// dot_product
module dot_product (
	input ap_clk,
	input ap_rst,
	output [16-1:0]  	memory_Addr_A,
	output 						memory_EN_A,
	output 						memory_WEN_A,
	output [32-1:0]	memory_Din_A,
	input  [32-1:0] 	memory_Dout_A,
	output [16-1:0]  	memory_Addr_B,
	output 						memory_EN_B,
	output 						memory_WEN_B,
	output [32-1:0]	memory_Din_B,
	input  [32-1:0] 	memory_Dout_B,
	input 						fifo_in_empty_n,
	input  [(3+2+16)-1:0]	fifo_in_dout,
	output 						fifo_in_read,
	input 						fifo_out_full_n,
	output 						fifo_out_write,
	output [(3+2+16)-1:0]	fifo_out_din
);
clock: 8.0 ns
lec_check: 0
abc_area: 1
cap_margin: 35
core_margin: 9
core_utilization: 49
cts_cluster_diameter: 235
cts_cluster_size: 98
hold_slack_margin: 0.05
place_density: 0.8
setup_slack_margin: -0.72
slew_margin: 5
tns_end_percent: 5
run.sh (not shown) runs the stock make flow with config.mk's settings and CLKGATE_MAP_FILE=.
The first run reached the layout checks and failed them: negative setup slack.
Next try:
ABC_AREA = not set   (was 1)
CAP_MARGIN = 20   (was 35)
CORE_MARGIN = 2   (was 9)
CORE_UTILIZATION = 69   (was 49)
CTS_CLUSTER_DIAMETER = not set   (was 235)
CTS_CLUSTER_SIZE = 39   (was 98)
HOLD_SLACK_MARGIN = 0.29   (was 0.05)
PLACE_DENSITY = not set   (was 0.8)
PLACE_DENSITY_LB_ADDON = 0.26   (was not set)
SETUP_SLACK_MARGIN = not set   (was -0.72)
SLEW_MARGIN = 20   (was 5)
TNS_END_PERCENT = not set   (was 5)
The changed run finished with negative setup slack left.
First-iteration DRC count goes up by 8.5%.
Area after synthesis goes down by 5.5%.
Design area decreases by about 3.3%.
Setup slack gets worse by 89 ps.
Hold slack improves by 25 ps.
Next try:
ABC_AREA = 1   (was not set)
CAP_MARGIN = 35   (was 20)
CELL_PAD_IN_SITES_GLOBAL_PLACEMENT = 3   (was not set)
CORE_ASPECT_RATIO = 1.07   (was not set)
CORE_UTILIZATION = 39   (was 69)
CTS_CLUSTER_SIZE = not set   (was 39)
GPL_ROUTABILITY_DRIVEN = 0   (was not set)
GPL_TIMING_DRIVEN = 1   (was not set)
HOLD_SLACK_MARGIN = not set   (was 0.29)
MIN_ROUTING_LAYER = met1   (was not set)
PLACE_DENSITY = 0.69   (was not set)
PLACE_DENSITY_LB_ADDON = not set   (was 0.26)
SETUP_SLACK_MARGIN = 0.72   (was not set)
TNS_END_PERCENT = 90   (was not set)
What happened: Now the flow went through all stages and came out clean. Area after synthesis goes up by a few percent. Design area increases by about a fifth. Routed wire length grows by roughly a tenth. Utilization drops by 33 points. Setup slack improved by 610 ps. Die area came out higher by well over a third.
Next try:
CELL_PAD_IN_SITES_GLOBAL_PLACEMENT = not set   (was 3)
CORE_ASPECT_RATIO = not set   (was 1.07)
CORE_MARGIN = 3   (was 2)
CORE_UTILIZATION = 49   (was 39)
CTS_CLUSTER_DIAMETER = 235   (was not set)
CTS_CLUSTER_SIZE = 98   (was not set)
GPL_ROUTABILITY_DRIVEN = not set   (was 0)
GPL_TIMING_DRIVEN = not set   (was 1)
HOLD_SLACK_MARGIN = 0.05   (was not set)
MIN_ROUTING_LAYER = not set   (was met1)
PLACE_DENSITY = 0.8   (was 0.69)
SETUP_SLACK_MARGIN = -0.72   (was 0.72)
SLEW_MARGIN = 5   (was 20)
TNS_END_PERCENT = 40   (was 90)
Outcome: The new run ran to the end with violations: negative setup slack; maximum frequency falls by about 7%; first-iteration DRC count rises by 68%; design area falls by 9.6%.

========
wip/maple:
dot_product again, from the RTL that the note above started with.
Settings: LEC_CHECK=0, CAP_MARGIN=10, CORE_ASPECT_RATIO=0.52, CORE_MARGIN=2, CORE_UTILIZATION=72, CTS_CLUSTER_DIAMETER=355, SETUP_SLACK_MARGIN=0.2, SLEW_MARGIN=20; clock period 4.86 ns.
wip/maple did not finish: a tool error stopped it during global routing.
#### Input delta (wip/umber over wip/maple)
- CAP_MARGIN: 10 -> 20
- CORE_UTILIZATION: 72 -> 61
- CTS_CLUSTER_DIAMETER: 355 -> unset
- SETUP_SLACK_MARGIN: 0.2 -> unset
- CORE_ASPECT_RATIO: 0.52 -> unset
- the clock period (ns, I/O delays scaled along): 4.86 -> 7.92
Findings:
wip/umber finished every step from synthesis to the final layout, and the layout passed the timing, DRC and antenna checks. On number of setup buffers added after CTS: wip/umber sits below wip/maple. Looking only at total of cells resized after clock tree synthesis, and setting everything else aside, the lower value of wip/umber and wip/maple goes to wip/umber. Reported for wip/umber and wip/maple, yosys synthesis chip area turned out identical to the last digit. wip/umber — width of the die 21% lower, wip/maple as reference. Area share of xor/xnor cells in the synthesized design: wip/umber vs wip/maple identical. wip/umber against wip/maple: floorplan core density lower; synthesized area per cell roughly the same; standard-cell row count higher; total of buffers placed on input and output ports roughly the same.
diff inputs: wip/umber => wip/willow
- PLACE_DENSITY_LB_ADDON: unset -> 0.21
- CORE_ASPECT_RATIO: unset -> 0.52
- CORE_UTILIZATION: 61 -> 57
- the clock period (ns, I/O delays scaled along): 7.92 -> 9.51
Results
- In wip/willow, the setup slack came out 0.21 ns above the value in wip/umber.
- Relative to wip/umber, wip/willow improves register-to-register slack.
- Diff wip/umber -> wip/willow: number of cells upsized or downsized after cts went down; starting density of the core went down by 4.7 points; final-layout clock-cell area share now sits higher.
- Changes observed in wip/willow relative to wip/umber: area enclosed by the die boundary climbed about 7%; post-CTS setup repair buffer count dropped 29.
- The standard cells in wip/willow occupy less silicon area than those in wip/umber do.

========
Starting RTL as in the previous note.
Settings: LEC_CHECK=0, CAP_MARGIN=0, CORE_MARGIN=2, CORE_UTILIZATION=70, CTS_CLUSTER_SIZE=37, SETUP_SLACK_MARGIN=0.03, SLEW_MARGIN=20; clock period 6.05 ns.
The starting point ran to the end with violations: negative setup slack.
==> next run, changes <==
Settings changed: CAP_MARGIN 0 to 20, CORE_UTILIZATION 70 to 57, CTS_CLUSTER_SIZE 37 to default, SETUP_SLACK_MARGIN 0.03 to 1.5.
Clock period 6.05 ns to 5.98 ns, I/O delays scaled along.
The changed run completed, yet does not pass: negative setup slack.
First-iteration DRC count shrinks by well over a third.
Clock-buffer cell count is unchanged.
Cell area climbs slightly.
Final cell count went up by a few percent.
Synthesized cell count does not change.
Hold slack gets worse by 0.012 ns.
==> next run, changes <==
Settings changed: CORE_UTILIZATION 57 to 72, CTS_CLUSTER_DIAMETER from default to 199, CTS_CLUSTER_SIZE from default to 24, SETUP_SLACK_MARGIN 1.5 to 0.63.
Clock period 5.98 ns to 5.0 ns, I/O delays scaled along.
Outcome: This time the run aborted during 5_1_grt (ODB-0269); synthesized area does not change; synthesized cell count is unchanged; die size is lower by 20%.

========
== v45 ==
dot_product again, from the RTL that the note above started with.
export LEC_CHECK = 0
export ABC_AREA = 1
export CAP_MARGIN = 20
export CORE_ASPECT_RATIO = 0.52
export CORE_MARGIN = 2
export CORE_UTILIZATION = 57
export CTS_CLUSTER_DIAMETER = 56
export CTS_CLUSTER_SIZE = 100
export GPL_ROUTABILITY_DRIVEN = 0
export GPL_TIMING_DRIVEN = 1
export MIN_ROUTING_LAYER = met2
export PLACE_DENSITY_LB_ADDON = 0.21
export SLEW_MARGIN = 5
export TNS_END_PERCENT = 40
create_clock -name core_clock -period 9.51 [get_ports {ap_clk}]
v45 is listed as incomplete: the tool reported an error in 5_1_grt and the run ended there.
--- input diff v45..v47 ---
==> flow/config.mk <==
export PLATFORM = sky130hd
export DESIGN_NAME = dot_product
export DESIGN_NICKNAME = dot_product
export VERILOG_FILES = /design/flow/design.v
export SDC_FILE = /design/flow/constraint.sdc
export NUM_CORES = 4
export LEC_CHECK = 0
export CAP_MARGIN = 20
export CORE_ASPECT_RATIO = 0.52
export CORE_MARGIN = 6
export CORE_UTILIZATION = 57
export CTS_CLUSTER_SIZE = 99
export GPL_TIMING_DRIVEN = 0
export MIN_ROUTING_LAYER = met2
export PLACE_DENSITY_LB_ADDON = 0.21
export SLEW_MARGIN = 20
export TNS_END_PERCENT = 25
[summary]
- None of the runs v45 and v47 ends with a clean layout.
- In the tables for v45 and v47, yosys stat cell total reads higher with v45.
- Yosys synthesis chip area (higher): v45
- Synthesized cell count was lower in v47 than in v45.
- Compared with v45, count of input and output buffers in v47 decreased by a few percent.
- Diff v45 -> v47: count of cell types in the netlist now larger, synthesized area now smaller.
- Height of the die in v47 is about 2.6% higher than in v45
The inputs of v46 differ from those of v47 as listed below.
==> flow/config.mk <==
export PLATFORM = sky130hd
export DESIGN_NAME = dot_product
export DESIGN_NICKNAME = dot_product
export VERILOG_FILES = /design/flow/design.v
export SDC_FILE = /design/flow/constraint.sdc
export NUM_CORES = 4
export LEC_CHECK = 0
export CAP_MARGIN = 20
export CORE_ASPECT_RATIO = 0.5
export CORE_MARGIN = 2
export CORE_UTILIZATION = 62
export CTS_CLUSTER_DIAMETER = 232
export CTS_CLUSTER_SIZE = 98
export PLACE_DENSITY = 0.41
export SLEW_MARGIN = 20
[summary]
As far as synthesized-area fraction occupied by and/or/nand/nor cells goes, v47 and v46 are indistinguishable; the numbers are identical. v47 → v46: global placer's final weighted congestion moved down; die boundary width moved down; number of core rows moved down; die size moved down. Min number of placed cells counting well taps across v47 and v46: v46. Comparing v46 against v47, there is no change at all in TritonCTS buffer count. The flow did not stop early for v46: all stages ran, and the layout cleared the timing, DRC and antenna checks. v47 terminated abnormally: 5_1_grt reported GRT-0116. Between v47 and v46, vertical die dimension decreased.
## Diff of input files: v2 against v46
==> flow/config.mk <==
export PLATFORM = sky130hd
export DESIGN_NAME = dot_product
export DESIGN_NICKNAME = dot_product
export VERILOG_FILES = /design/flow/design.v
export SDC_FILE = /design/flow/constraint.sdc
export NUM_CORES = 4
export LEC_CHECK = 0
export ABC_AREA = 1
export CAP_MARGIN = 20
export CORE_ASPECT_RATIO = 0.52
export CORE_MARGIN = 3
export CORE_UTILIZATION = 57
export CTS_CLUSTER_SIZE = 99
export GPL_ROUTABILITY_DRIVEN = 0
export GPL_TIMING_DRIVEN = 1
export MIN_ROUTING_LAYER = met2
export PLACE_DENSITY_LB_ADDON = 0.21
export SLEW_MARGIN = 5
export TNS_END_PERCENT = 25
==> comparison <==
v2 got as far as 5_1_grt, where a tool error ended the run. [compare] base=v46 new=v2: yosys synthesis chip area moved up, aoi/oai-family share of the synthesized area moved down. Taking v46 as the reference, in v2 cell area after synthesis now sits higher, half-perimeter wire length of the detailed placement result higher.
Setup changes, v2 to v8
==> flow/config.mk <==
export PLATFORM = sky130hd
export DESIGN_NAME = dot_product
export DESIGN_NICKNAME = dot_product
export VERILOG_FILES = /design/flow/design.v
export SDC_FILE = /design/flow/constraint.sdc
export NUM_CORES = 4
export LEC_CHECK = 0
export ABC_AREA = 1
export CAP_MARGIN = 20
export CORE_ASPECT_RATIO = 0.72
export CORE_MARGIN = 2
export CORE_UTILIZATION = 57
export CTS_CLUSTER_DIAMETER = 56
export CTS_CLUSTER_SIZE = 100
export GPL_ROUTABILITY_DRIVEN = 0
export GPL_TIMING_DRIVEN = 0
export MIN_ROUTING_LAYER = met1
export PLACE_DENSITY_LB_ADDON = 0.21
export SETUP_SLACK_MARGIN = 1.92
export SLEW_MARGIN = 5
export TNS_END_PERCENT = 35
## What came out
The final layout from v8, which completed every stage, passed the timing, DRC and antenna checks at the end of the flow.
v2: it failed with a tool error in 5_1_grt, so there are no final results.
Of v8 and v2, it is v8 that has the lower floorplan-stage core utilization.
v2 -> v8: die outline area decreased by a few percent
Placed cell area in v8 vs v2: up about 2%
Against v2, v8 comes in about 3% higher on core outline area.
#### Input delta (v44 over v8)
-- flow/config.mk --
<<< v8, line 16
export GPL_TIMING_DRIVEN = 0
export MIN_ROUTING_LAYER = met1
export PLACE_DENSITY_LB_ADDON = 0.21
export SETUP_SLACK_MARGIN = 1.92
export SLEW_MARGIN = 5
export TNS_END_PERCENT = 35
>>> v44, line 16
export GPL_TIMING_DRIVEN = 0
export MIN_ROUTING_LAYER = met2
export PLACE_DENSITY_LB_ADDON = 0.21
export SLEW_MARGIN = 5
export TNS_END_PERCENT = 65
Results
- v44 got as far as 5_1_grt, where a tool error ended the run.
- Comparing v8 against v44, there is no change at all in floorplan utilization.
- Status: standard-cell row count parity (v44, v8)
- Looking at setup slack at placement, v44 sits 0.78 ns below v8.
- Reported for v8 and v44, I/O pin count turned out identical to the last digit.
